==> flow/design.v <==
module reg_mux(in,out,clk,ce,rst);
parameter WIDTH=18;
parameter PIPELINE=0; 
parameter RESET_TYPE="SYNC";  
input[WIDTH-1:0] in;
input clk,ce,rst;
output reg[WIDTH-1:0] out;
generate
	if(PIPELINE && RESET_TYPE=="SYNC") begin
		always @(posedge clk) begin
			if(rst) begin
				out<=0;
			end
			else if(ce) begin
				out<=in;
			end
		end
	end
endgenerate
generate
	if(PIPELINE && RESET_TYPE=="ASYNC") begin
		always @(posedge clk or posedge rst) begin
			if (rst) begin
				out<=0;
			end
			else if (ce) begin
				out<=in;
			end
		end
	end
endgenerate
generate
	if(PIPELINE==0) begin
		always @(*) begin
			out=in;
		end
	end
endgenerate
endmodule
module DSP(A,B,C,D,CARRYIN,M,P,CARRYOUT,CARRYOUTF,CLK,OPMODE,
CEA,CEB,CEC,CED,CECARRYIN,CEM,CEP,CEOPMODE,
RSTA,RSTB,RSTC,RSTD,RSTCARRYIN,RSTM,RSTP,RSTOPMODE,
BCOUT,PCIN,PCOUT);
input[17:0] A, B, D;
input[47:0] C,PCIN;
input[7:0] OPMODE;
input CARRYIN,CLK,CEA,CEB,CEC,CECARRYIN,CED,CEM,CEP,CEOPMODE;
input RSTA,RSTB,RSTC,RSTD,RSTCARRYIN,RSTM,RSTP,RSTOPMODE;
output wire[35:0] M;
output wire[47:0] P,PCOUT;
output wire[17:0] BCOUT;
output CARRYOUT,CARRYOUTF;
parameter A0REG=0;	 
parameter A1REG=1; 
parameter B0REG=0;
parameter B1REG=1;
parameter CREG=1;
parameter DREG=1;
parameter MREG=1;
parameter PREG=1;
parameter CARRYINREG=1;
parameter CARRYOUTREG=1;
parameter OPMODEREG=1;
parameter CARRYINSEL="OPMODE5";  
parameter B_INPUT="DIRECT";  
parameter RSTTYPE="SYNC";   
wire[7:0] OPMODE_REG;
wire[17:0] D_REG;
reg[17:0] B0_IN;
wire[17:0] B0_REG;
reg[17:0] PRE_RESULT;
wire[17:0] B1_IN;
wire[17:0] B1_REG;
wire[17:0] A0_REG;
wire[17:0] A1_REG;
wire[35:0] Product_Result;
wire[35:0] M_REG;
reg[47:0] X_OUT;
reg[47:0] Z_OUT;
wire[48:0] Post_Result;
wire[47:0] C_REG;
reg Carry_IN;  
wire CIN; 
wire Carry_Out_In;
reg_mux #(.WIDTH(18), .PIPELINE(DREG), .RESET_TYPE(RSTTYPE)) DREG_INST(.in(D), .out(D_REG), .clk(CLK), .ce(CED), .rst(RSTD));
reg_mux #(.WIDTH(18), .PIPELINE(B0REG), .RESET_TYPE(RSTTYPE)) B0REG_INST(.in(B0_IN), .out(B0_REG), .clk(CLK), .ce(CEB), .rst(RSTB));
reg_mux #(.WIDTH(18), .PIPELINE(B1REG), .RESET_TYPE(RSTTYPE)) B1REG_INST(.in(B1_IN), .out(B1_REG), .clk(CLK), .ce(CEB), .rst(RSTB));
reg_mux #(.WIDTH(18), .PIPELINE(A0REG), .RESET_TYPE(RSTTYPE)) A0REG_INST(.in(A), .out(A0_REG), .clk(CLK), .ce(CEA), .rst(RSTA));
reg_mux #(.WIDTH(18), .PIPELINE(A1REG), .RESET_TYPE(RSTTYPE)) A1REG_INST(.in(A0_REG), .out(A1_REG), .clk(CLK), .ce(CEA), .rst(RSTA));
reg_mux #(.WIDTH(48), .PIPELINE(CREG), .RESET_TYPE(RSTTYPE)) CREG_INST(.in(C), .out(C_REG), .clk(CLK), .ce(CEC), .rst(RSTC));
reg_mux #(.WIDTH(36), .PIPELINE(MREG), .RESET_TYPE(RSTTYPE)) MREG_INST(.in(Product_Result), .out(M_REG), .clk(CLK), .ce(CEM), .rst(RSTM));
reg_mux #(.WIDTH(1), .PIPELINE(CARRYINREG), .RESET_TYPE(RSTTYPE)) CYIREG_INST(.in(Carry_IN), .out(CIN), .clk(CLK), .ce(CECARRYIN), .rst(RSTCARRYIN));
reg_mux #(.WIDTH(8), .PIPELINE(OPMODEREG), .RESET_TYPE(RSTTYPE)) OPMODEREG_INST(.in(OPMODE), .out(OPMODE_REG), .clk(CLK), .ce(CEOPMODE), .rst(RSTOPMODE));
reg_mux #(.WIDTH(1), .PIPELINE(CARRYOUTREG), .RESET_TYPE(RSTTYPE)) CYOREG_INST(.in(Carry_Out_In), .out(CARRYOUT), .clk(CLK), .ce(CECARRYIN), .rst(RSTCARRYIN));
reg_mux #(.WIDTH(48), .PIPELINE(PREG), .RESET_TYPE(RSTTYPE)) PREG_INST(.in(Post_Result), .out(P), .clk(CLK), .ce(CEP), .rst(RSTP));
always @(*) begin
	case(B_INPUT)
		"DIRECT": B0_IN=B;
		"CASCADE": B0_IN=BCOUT;
		default: B0_IN=0;
	endcase
end
always @(*) begin
	if(OPMODE_REG[6])
		PRE_RESULT= D_REG - B0_REG;	
	else
		PRE_RESULT= D_REG + B0_REG;
end
assign B1_IN=(OPMODE_REG[4])? PRE_RESULT: B0_REG;
assign Product_Result=B1_REG * A1_REG;
assign M=M_REG;
always @(*) begin
	case(CARRYINSEL)
		"CARRYIN": Carry_IN=CARRYIN;
		"OPMODE5": Carry_IN=OPMODE_REG[5];
		default: Carry_IN=0;
	endcase
end
always @(*) begin
	case({ OPMODE_REG[3], OPMODE_REG[2]})
		0: Z_OUT=0;
		1: Z_OUT=PCIN;
		2: Z_OUT=P;
		3: Z_OUT=C_REG;
	endcase
end
always @(*) begin
	case( {OPMODE_REG[1], OPMODE_REG[0]})
		0: X_OUT=0;
		1: X_OUT={ {13{M_REG[35]}} , M_REG[34:0] };  
 		2: X_OUT=P;
		3: X_OUT={D_REG[11:0], A1_REG, B1_REG};    
	endcase
end
assign Post_Result= ( OPMODE_REG[7] )? (Z_OUT-(X_OUT+CIN)) : (Z_OUT+X_OUT+CIN) ;
assign Carry_Out_In=Post_Result[48];
assign BCOUT= B1_REG;
assign CARRYOUTF= CARRYOUT;
assign PCOUT=P;
endmodule
clock: 5.82 ns
lec_check: 0
cap_margin: 20
core_margin: 2
core_utilization: 67
cts_cluster_size: 90
hold_slack_margin: 0.29
setup_slack_margin: 1.47
slew_margin: 20
run.sh (not shown) runs the stock make flow with config.mk's settings and CLKGATE_MAP_FILE=.
The starting point ended with an error in 5_1_grt on GRT-0232.
Next try:
- CORE_UTILIZATION: 67 -> 58
- CTS_CLUSTER_SIZE: 90 -> default
- HOLD_SLACK_MARGIN: 0.29 -> default
- MAX_ROUTING_LAYER: default -> met4
- PLACE_DENSITY: default -> 0.6
- SETUP_SLACK_MARGIN: 1.47 -> default
- clock period: 5.82 -> 5.3 ns (I/O delays scaled with it)
=> The new run completed, yet does not pass: negative setup slack; synthesized area does not change; die size climbs by 15%; synthesized cell count is unchanged.
Next try:
- CORE_UTILIZATION: 58 -> 40
- MAX_ROUTING_LAYER: met4 -> default
- clock period: 5.3 -> 8.0 ns (I/O delays scaled with it)
With this change the flow produced a clean layout.
Final area came out lower by a few percent.
Sequential share of layout area goes up by 0.48 points.
Setup slack gets better by 1.5 ns.
Global-route usage came out lower by 15 points.
Routed wire length is lower by a few percent.
Combinational power shrinks by well over a third.
Via count came out lower by a little under a tenth.
Synthesized area is unchanged.
Next try:
- ABC_AREA: default -> 1
- CORE_ASPECT_RATIO: default -> 1.76
- CORE_UTILIZATION: 40 -> 70
- CTS_CLUSTER_DIAMETER: default -> 381
- CTS_CLUSTER_SIZE: default -> 44
- MAX_ROUTING_LAYER: default -> met4
- PLACE_DENSITY: 0.6 -> default
- SETUP_SLACK_MARGIN: default -> -0.74
- TNS_END_PERCENT: default -> 5
After rerunning: The changed run finished clean. Global-route usage rises by 35 points. Die area falls by a quarter to a third. Count of clock-buffer cells in the layout falls by 3. Worst setup slack improves by 0.61 ns. Core utilization rises by 33 points. Total power rises by roughly a tenth. Via count rises by well over a third.
Next try:
- ABC_AREA: 1 -> default
- CAP_MARGIN: 20 -> 5
- CORE_ASPECT_RATIO: 1.76 -> default
- CTS_CLUSTER_DIAMETER: 381 -> default
- CTS_CLUSTER_SIZE: 44 -> 90
- SETUP_SLACK_MARGIN: -0.74 -> 0.04
- TNS_END_PERCENT: 5 -> default
- clock period: 8.0 -> 5.82 ns (I/O delays scaled with it)
Effect:
- This time the run never finished: it broke off in 5_1_grt, error GRT-0232
- synthesized cell count came out lower by 32%
- synthesized area goes down by 10%
- die area decreases by 10%

========
// DSP: RTL as listed in full above, without the edits since
make LEC_CHECK=0 CAP_MARGIN=5 CORE_MARGIN=2 CORE_UTILIZATION=65 CTS_CLUSTER_DIAMETER=29 CTS_CLUSTER_SIZE=86 SETUP_SLACK_MARGIN=0.73 SLEW_MARGIN=20 finish   # period 5.9 ns
The baseline completed and failed the layout checks on setup timing.
Edit:
- CORE_UTILIZATION: 65 -> 72
- CTS_CLUSTER_DIAMETER: 29 -> 48
- CTS_CLUSTER_SIZE: 86 -> 15
- SETUP_SLACK_MARGIN: 0.73 -> 1.66
- clock period: 5.9 -> 6.48 ns (I/O delays scaled with it)
Now the flow failed in global routing.
Synthesized area stays the same.
Die size is lower by 9.5%.
Synthesized cell count does not change.
Edit:
- CTS_CLUSTER_DIAMETER: 48 -> unset
- SETUP_SLACK_MARGIN: 1.66 -> unset
The changed run produced a layout that fails on setup timing.
Synthesized cell count stays the same.
Die size does not change.
Synthesized area is unchanged.

========
pepper:
// DSP: RTL as listed in full above, without the edits since
Settings: LEC_CHECK=0, ABC_AREA=1, CAP_MARGIN=20, CORE_MARGIN=2, CORE_UTILIZATION=40, CTS_CLUSTER_DIAMETER=381, CTS_CLUSTER_SIZE=44, MAX_ROUTING_LAYER=met4, SETUP_SLACK_MARGIN=-0.74, SLEW_MARGIN=20; clock period 8.0 ns.
pepper reached the final stage; the timing, DRC and antenna checks on its layout passed.
Inputs modified between pepper and lagoon:
- clearing MAX_ROUTING_LAYER, which used to be met4
- putting PLACE_DENSITY at 0.6 where nothing was set
- clearing CTS_CLUSTER_SIZE, which used to be 44
- swapping 40 for 64 in CORE_UTILIZATION
- clearing SETUP_SLACK_MARGIN, which used to be -0.74
- clearing CTS_CLUSTER_DIAMETER, which used to be 381
- clearing ABC_AREA, which used to be 1
- swapping 8.0 for 7.26 in the clock period (ns, I/O delays scaled along)
Notes after the runs:
- lagoon finished every stage and its layout cleared the timing, DRC and antenna checks.
- MREG_INST.out[22] as the last element of the critical path was reported by pepper, and MREG_INST.out[34] by lagoon.
- [compare] base=pepper new=lagoon: highest cell delay on the worst timing path lost 0.07 ns, worst setup slack now smaller, count of fill cells added during filler insertion saw a decrease, compound-cell area share of the yosys netlist rose by 2.1 points, total power after layout shows an increase of 3.3%.
> inputs changed (lagoon -> juniper)
- PLACE_DENSITY: 0.6 -> unset
- SETUP_SLACK_MARGIN: unset -> 0.13
- CTS_CLUSTER_SIZE: unset -> 86
- CORE_UTILIZATION: 64 -> 68
- the clock period (ns, I/O delays scaled along): 7.26 -> 5.9
==> comparison <==
Per the comparison of juniper with lagoon, cell area after placement increased by 660 um2 relative to the old numbers; count of pins on the block boundary closely matched the old numbers.
In juniper the overall die height turned out 2.9% lower than in lagoon.
Comparing lagoon and juniper, number of cells upsized or downsized after cts is higher on juniper.
juniper: it failed during global routing (5_1_grt), and the tool reported GRT-0232.
Relative to lagoon, die area has decreased by about 6% in juniper.
## Diff of input files: indigo against juniper
- SETUP_SLACK_MARGIN no longer set, was 0.13
- ABC_AREA now 1, previously not set
- PLACE_DENSITY now 0.6, previously not set
- CTS_CLUSTER_SIZE no longer set, was 86
- the clock period (ns, I/O delays scaled along) now 8.01, was 5.9
==> comparison <==
- Diff indigo..juniper | number of buffers between clock root and the deepest sink | unchanged
- Diff indigo..juniper | hold buffer count at cts | unchanged
- indigo: no failed stages, no open violations at the end
- Relative to juniper, the yosys stat chip area measured on indigo has increased by more than 10%.
- Going from juniper to indigo, die footprint increased about 11%, total core area increased by 12% relative to the old numbers.
No activity file was given, so power comes from the tool's default toggle rates.
